==> 12-23: inputs <==
==> flow/design.v <==
`timescale 1ns / 1ps
module fbindct_8bit #(
  parameter IN_WIDTH = 8,                                  
  parameter INT_BITS = 6,                                  
  parameter FRAC_BITS = 6,                                 
  parameter INTER_WIDTH = IN_WIDTH + INT_BITS + FRAC_BITS, 
  parameter OUT_WIDTH = 20                                 
)(
  input                                        clk,
  input                                        rst,
  input signed [8*IN_WIDTH-1:0]                x_in,         
  input                                        ready_in,     
  input                                        load,         
  output                                       valid_out,    
  output signed [8*OUT_WIDTH-1:0]              y_out         
);
parameter [1:0] IDLE = 2'b00;
parameter [1:0] WAIT = 2'b01;
parameter [1:0] SEND = 2'b10;
reg [1:0] state;
parameter [1:0] STAGE1 = 2'b00;
parameter [1:0] STAGE2 = 2'b01;
parameter [1:0] STAGE3 = 2'b10;
parameter [1:0] STAGE4 = 2'b11;
reg [1:0] stage;
reg signed [IN_WIDTH-1:0] x_reg_0, x_reg_1, x_reg_2, x_reg_3, x_reg_4, x_reg_5, x_reg_6, x_reg_7;
reg done;
assign valid_out = done;
always @(posedge clk) begin : state_machine
  if (rst) begin
    state <= IDLE;
    stage <= STAGE1;
    done <= 1'b0;
    x_reg_0 <= 0;
    x_reg_1 <= 0;
    x_reg_2 <= 0;
    x_reg_3 <= 0;
    x_reg_4 <= 0;
    x_reg_5 <= 0;
    x_reg_6 <= 0;
    x_reg_7 <= 0;
  end else begin
    case (state)
      IDLE: begin
        if(load) begin
          x_reg_0 <= x_in[1*IN_WIDTH-1:0*IN_WIDTH];
          x_reg_1 <= x_in[2*IN_WIDTH-1:1*IN_WIDTH];
          x_reg_2 <= x_in[3*IN_WIDTH-1:2*IN_WIDTH];
          x_reg_3 <= x_in[4*IN_WIDTH-1:3*IN_WIDTH];
          x_reg_4 <= x_in[5*IN_WIDTH-1:4*IN_WIDTH];
          x_reg_5 <= x_in[6*IN_WIDTH-1:5*IN_WIDTH];
          x_reg_6 <= x_in[7*IN_WIDTH-1:6*IN_WIDTH];
          x_reg_7 <= x_in[8*IN_WIDTH-1:7*IN_WIDTH];
          state <= WAIT;
        end
      end
      WAIT: begin
        case (stage)
          STAGE1: begin 
            stage <= STAGE2;
            done <= 1'b0;
          end
          STAGE2: stage <= STAGE3;
          STAGE3: stage <= STAGE4;
          STAGE4: begin 
            state <= SEND;
            stage <= STAGE1;
            done <= 1'b1;
          end
          default : begin 
            stage <= STAGE1;
          end
        endcase
      end
      SEND: begin
        if(ready_in) begin
          state <= IDLE;
          done <= 1'b0;
        end
      end
      default: state <= IDLE;
    endcase
  end
end
reg signed [INTER_WIDTH-1:0] a_reg_0, a_reg_1, a_reg_2, a_reg_3, a_reg_4, a_reg_5, a_reg_6, a_reg_7;
wire signed [INTER_WIDTH-1:0] a_wire_0, a_wire_1, a_wire_2, a_wire_3, a_wire_4, a_wire_5, a_wire_6, a_wire_7;
assign a_wire_0 = (x_reg_0 + x_reg_7) << FRAC_BITS;
assign a_wire_1 = (x_reg_1 + x_reg_6) << FRAC_BITS;
assign a_wire_2 = (x_reg_2 + x_reg_5) << FRAC_BITS;
assign a_wire_3 = (x_reg_3 + x_reg_4) << FRAC_BITS;
assign a_wire_4 = (x_reg_3 - x_reg_4) << FRAC_BITS;
assign a_wire_5 = (x_reg_2 - x_reg_5) << FRAC_BITS;
assign a_wire_6 = (x_reg_1 - x_reg_6) << FRAC_BITS;
assign a_wire_7 = (x_reg_0 - x_reg_7) << FRAC_BITS;
always @(posedge clk) begin : stage1
  if(rst) begin
    a_reg_0 <= 0;
    a_reg_1 <= 0;
    a_reg_2 <= 0;
    a_reg_3 <= 0;
    a_reg_4 <= 0;
    a_reg_5 <= 0;
    a_reg_6 <= 0;
    a_reg_7 <= 0;
  end else if(stage == STAGE1) begin
    a_reg_0 <= a_wire_0;
    a_reg_1 <= a_wire_1;
    a_reg_2 <= a_wire_2;
    a_reg_3 <= a_wire_3;
    a_reg_4 <= a_wire_4;
    a_reg_5 <= a_wire_5;
    a_reg_6 <= a_wire_6;
    a_reg_7 <= a_wire_7;
  end
end
reg signed [INTER_WIDTH-1:0] b_reg_0, b_reg_1;
wire signed [INTER_WIDTH-1:0] b_wire_0, b_wire_1;
assign b_wire_0 = (a_reg_5>>>2) + (a_reg_5>>>3) + a_reg_6;             
assign b_wire_1 = (b_wire_0>>>1) + (b_wire_0>>>3) - a_reg_5;           
always @(posedge clk) begin : stage2
  if(rst) begin
    b_reg_0 <= 0;
    b_reg_1 <= 0;
  end else if(stage == STAGE2) begin
    b_reg_0 <= b_wire_0;
    b_reg_1 <= b_wire_1;
  end
end
reg signed [INTER_WIDTH-1:0] c_reg_0, c_reg_1, c_reg_2, c_reg_3, c_reg_4, c_reg_5, c_reg_6, c_reg_7;
wire signed [INTER_WIDTH-1:0] c_wire_0, c_wire_1, c_wire_2, c_wire_3, c_wire_4, c_wire_5, c_wire_6, c_wire_7;
assign c_wire_0 = a_reg_0 + a_reg_3;
assign c_wire_1 = a_reg_2 + a_reg_1;
assign c_wire_2 = a_reg_1 - a_reg_2;
assign c_wire_3 = a_reg_0 - a_reg_3;
assign c_wire_4 = a_reg_4 + b_reg_1;
assign c_wire_5 = a_reg_4 - b_reg_1;
assign c_wire_6 = a_reg_7 - b_reg_0;
assign c_wire_7 = b_reg_0 + a_reg_7;
always @(posedge clk) begin : stage3 
  if(rst) begin
    c_reg_0 <= 0;
    c_reg_1 <= 0;
    c_reg_2 <= 0;
    c_reg_3 <= 0;
    c_reg_4 <= 0;
    c_reg_5 <= 0;
    c_reg_6 <= 0;
    c_reg_7 <= 0;
  end else if(stage == STAGE3) begin
    c_reg_0 <= c_wire_0;
    c_reg_1 <= c_wire_1;
    c_reg_2 <= c_wire_2;
    c_reg_3 <= c_wire_3;
    c_reg_4 <= c_wire_4;
    c_reg_5 <= c_wire_5;
    c_reg_6 <= c_wire_6;
    c_reg_7 <= c_wire_7;
  end
end
reg signed [INTER_WIDTH-1:0] d_reg_0, d_reg_1, d_reg_2, d_reg_3, d_reg_4, d_reg_5, d_reg_6;
wire signed [INTER_WIDTH-1:0] d_wire_0, d_wire_1, d_wire_2, d_wire_3, d_wire_4, d_wire_5, d_wire_6;
assign d_wire_0 = c_reg_0 + c_reg_1;                                          
assign d_wire_1 = (d_wire_0>>>1) - c_reg_1;                                   
assign d_wire_2 = c_reg_2 - ((c_reg_3>>>2) + (c_reg_3>>>3));                 
assign d_wire_3 = c_reg_3 + (d_wire_2>>>2) + (d_wire_2>>>3);                 
assign d_wire_4 = c_reg_4 - (c_reg_7>>>3);                                    
assign d_wire_5 = c_reg_5 + (c_reg_6>>>1) + (c_reg_6>>>2) + (c_reg_6>>>3);  
assign d_wire_6 = c_reg_6 - (d_wire_5>>>1);                                   
always @(posedge clk) begin : stage4 
  if(rst) begin
    d_reg_0 <= 0;
    d_reg_1 <= 0;
    d_reg_2 <= 0;
    d_reg_3 <= 0;
    d_reg_4 <= 0;
    d_reg_5 <= 0;
    d_reg_6 <= 0;
  end else if(stage == STAGE4) begin
    d_reg_0 <= d_wire_0;
    d_reg_1 <= d_wire_1;
    d_reg_2 <= d_wire_2;
    d_reg_3 <= d_wire_3;
    d_reg_4 <= d_wire_4;
    d_reg_5 <= d_wire_5;
    d_reg_6 <= d_wire_6;
  end
end
reg [INTER_WIDTH-1:0] c_reg7_delay;
always @(posedge clk) begin : delay_c_reg
  if (rst) begin
    c_reg7_delay <= 1'b0;
  end else begin
    c_reg7_delay <= c_reg_7;
  end
end
assign y_out[1*OUT_WIDTH-1:0*OUT_WIDTH] = d_reg_0;
assign y_out[2*OUT_WIDTH-1:1*OUT_WIDTH] = c_reg7_delay;
assign y_out[3*OUT_WIDTH-1:2*OUT_WIDTH] = d_reg_3;
assign y_out[4*OUT_WIDTH-1:3*OUT_WIDTH] = d_reg_6;
assign y_out[5*OUT_WIDTH-1:4*OUT_WIDTH] = d_reg_1;
assign y_out[6*OUT_WIDTH-1:5*OUT_WIDTH] = d_reg_5;
assign y_out[7*OUT_WIDTH-1:6*OUT_WIDTH] = d_reg_2;
assign y_out[8*OUT_WIDTH-1:7*OUT_WIDTH] = d_reg_4;
endmodule
==> flow/run.sh <==
#!/bin/bash
# the make line also repeats each setting of config.mk as NAME=value (left out here)
make -C /OpenROAD-flow-scripts/flow DESIGN_CONFIG=/design/flow/config.mk WORK_HOME=/design/flow/orfs CLKGATE_MAP_FILE= finish
==> flow/config.mk <==
export PLATFORM = sky130hd
export DESIGN_NAME = fbindct_8bit
export DESIGN_NICKNAME = fbindct_8bit
export VERILOG_FILES = /design/flow/design.v
export SDC_FILE = /design/flow/constraint.sdc
export NUM_CORES = 4
export LEC_CHECK = 0
export ABC_AREA = 0
export CAP_MARGIN = 10
export CELL_PAD_IN_SITES_DETAIL_PLACEMENT = 1
export CORE_MARGIN = 4
export CORE_UTILIZATION = 17
export CTS_CLUSTER_SIZE = 55
export GPL_ROUTABILITY_DRIVEN = 0
export HOLD_SLACK_MARGIN = -0.09
export MAX_ROUTING_LAYER = met4
export MIN_ROUTING_LAYER = met2
export PLACE_DENSITY_LB_ADDON = 0.19
export SLEW_MARGIN = 35
==> flow/constraint.sdc <==
create_clock -name core_clock -period 4.79 [get_ports {clk}]
set_input_delay 0.9580 -clock core_clock [delete_from_list [all_inputs] [get_ports {clk}]]
set_output_delay 0.9580 -clock core_clock [all_outputs]
set_load 0.01 [all_outputs]
==> 04-20 (differences from 12-23) <==
ABC_AREA = unset   (was 0)
CAP_MARGIN = 20   (was 10)
CELL_PAD_IN_SITES_DETAIL_PLACEMENT = unset   (was 1)
CORE_MARGIN = 2   (was 4)
CORE_UTILIZATION = 65   (was 17)
CTS_CLUSTER_SIZE = unset   (was 55)
GPL_ROUTABILITY_DRIVEN = unset   (was 0)
HOLD_SLACK_MARGIN = unset   (was -0.09)
MIN_ROUTING_LAYER = unset   (was met2)
PLACE_DENSITY_LB_ADDON = unset   (was 0.19)
SETUP_SLACK_MARGIN = 0.61   (was unset)
SLEW_MARGIN = 20   (was 35)
==> flow/constraint.sdc (replaced) <==
create_clock -name core_clock -period 4.83 [get_ports {clk}]
set_input_delay 0.9660 -clock core_clock [delete_from_list [all_inputs] [get_ports {clk}]]
set_output_delay 0.9660 -clock core_clock [all_outputs]
set_load 0.01 [all_outputs]
==> 06-17 (differences from 12-23) <==
ABC_AREA = unset   (was 0)
CAP_MARGIN = 20   (was 10)
CELL_PAD_IN_SITES_DETAIL_PLACEMENT = 2   (was 1)
CELL_PAD_IN_SITES_GLOBAL_PLACEMENT = 3   (was unset)
CORE_MARGIN = 2   (was 4)
CORE_UTILIZATION = 67   (was 17)
CTS_CLUSTER_SIZE = unset   (was 55)
GPL_ROUTABILITY_DRIVEN = unset   (was 0)
GPL_TIMING_DRIVEN = 0   (was unset)
HOLD_SLACK_MARGIN = unset   (was -0.09)
MIN_ROUTING_LAYER = unset   (was met2)
PLACE_DENSITY_LB_ADDON = unset   (was 0.19)
SLEW_MARGIN = 10   (was 35)
TNS_END_PERCENT = 65   (was unset)
==> flow/constraint.sdc (replaced) <==
create_clock -name core_clock -period 10.0 [get_ports {clk}]
set_input_delay 2.0000 -clock core_clock [delete_from_list [all_inputs] [get_ports {clk}]]
set_output_delay 2.0000 -clock core_clock [all_outputs]
set_load 0.01 [all_outputs]
==> 09-22 (differences from 12-23) <==
ABC_AREA = 1   (was 0)
CAP_MARGIN = 20   (was 10)
CELL_PAD_IN_SITES_DETAIL_PLACEMENT = unset   (was 1)
CORE_ASPECT_RATIO = 0.7   (was unset)
CORE_MARGIN = 2   (was 4)
CORE_UTILIZATION = 40   (was 17)
CTS_CLUSTER_SIZE = unset   (was 55)
GPL_ROUTABILITY_DRIVEN = unset   (was 0)
HOLD_SLACK_MARGIN = unset   (was -0.09)
MAX_ROUTING_LAYER = unset   (was met4)
PLACE_DENSITY_LB_ADDON = unset   (was 0.19)
SLEW_MARGIN = 10   (was 35)
==> flow/constraint.sdc (replaced) <==
create_clock -name core_clock -period 7.51 [get_ports {clk}]
set_input_delay 1.5020 -clock core_clock [delete_from_list [all_inputs] [get_ports {clk}]]
set_output_delay 1.5020 -clock core_clock [all_outputs]
set_load 0.01 [all_outputs]
==> Changelog: implementation <==
### Metrics

- I/O pin cnt: 229
- Met3 wire length: 4.86 mm
- Tool warning count: about 120
- Nature of the critical path endpoint: flip-flop
- Buffer cell driving the clock tree root: clkbuf_16
- Final nets: approximately 4,200
- Setup Viol. Count Final: 13
- Largest net degree at the start of global routing: 134
- Result of the run: finished with violations
- Worst slew slack as a fraction of its limit: between 30 and 40%
- Max clock buf depth: 3
- Area of all placed cells without fillers: approximately 35,000 sq um
- Slack of the critical path: -0.452 ns
- Placement Setup Slack: -0.508 ns
- Number of sinks driven by the clock tree: 435
- Combinational gate power: 12.3 mW
- Failed Checks: setup timing
- Chip height: 214 um
Source of the figures above: 04-20

==> Changelog: implementation <==
### Physical design

- Async set-reset flop share out of synthesis: 0%
- Core area: between 40,000 and 50,000 sq um
- Floorplan-stage core utilization: about 68%
- First reported error: [ERROR GPL-0301] Utilization 144.519 % exceeds 100%.
- Simple logic cell fraction of the synthesized area: 13.9%
- Stop stage: global placement without I/O (3_1_place_gp_skip_io)
- Result of the run: did not finish
- Cell total in the yosys stat output: about 3,400
- Mapped Avg Cell Area: roughly 8.3 sq um
- Chip height: ~210 um
Source of the figures above: 06-17

==> Changelog: implementation <==
### Metrics

- Result of the run: complete, no violations
- Combinational gate power: approximately 6.7 mW
- Hold/Removal Path Class: flip-flop to flip-flop
- Final nets: ~4,800
- Tool warning count: roughly 120
- Nature of the critical path endpoint: flip-flop
- I/O pin cnt: between 200 and 250
- XOR/XNOR Fraction of Synth Area: 6.47%
- Buffer cell driving the clock tree root: clkbuf_16
- CTS H-tree lvls: 2
- Largest net degree at the start of global routing: between 150 and 200
- Number of sinks driven by the clock tree: between 400 and 500
- Area of all placed cells without fillers: 34,900 sq um
- Worst slew slack as a fraction of its limit: 33.5%
- Setup Viol. Count Final: 0
- Met3 wire length: 42.4 mm
Source of the figures above: 09-22

==> Changelog: implementation <==
### Metrics

- Slack of the critical path: -0.599 ns
- Buffer cell driving the clock tree root: clkbuf_16
- I/O pin cnt: 229
- Setup Viol. Count Final: 7
- Max clock buf depth: 3
- Placement Setup Slack: -0.594 ns
- Number of sinks driven by the clock tree: 435
- Result of the run: finished with violations
- Met3 wire length: approximately 49 mm
- Failed Checks: setup timing
- Largest net degree at the start of global routing: about 100
Source of the figures above: 12-23

Power and IR drop assume default switching activity.
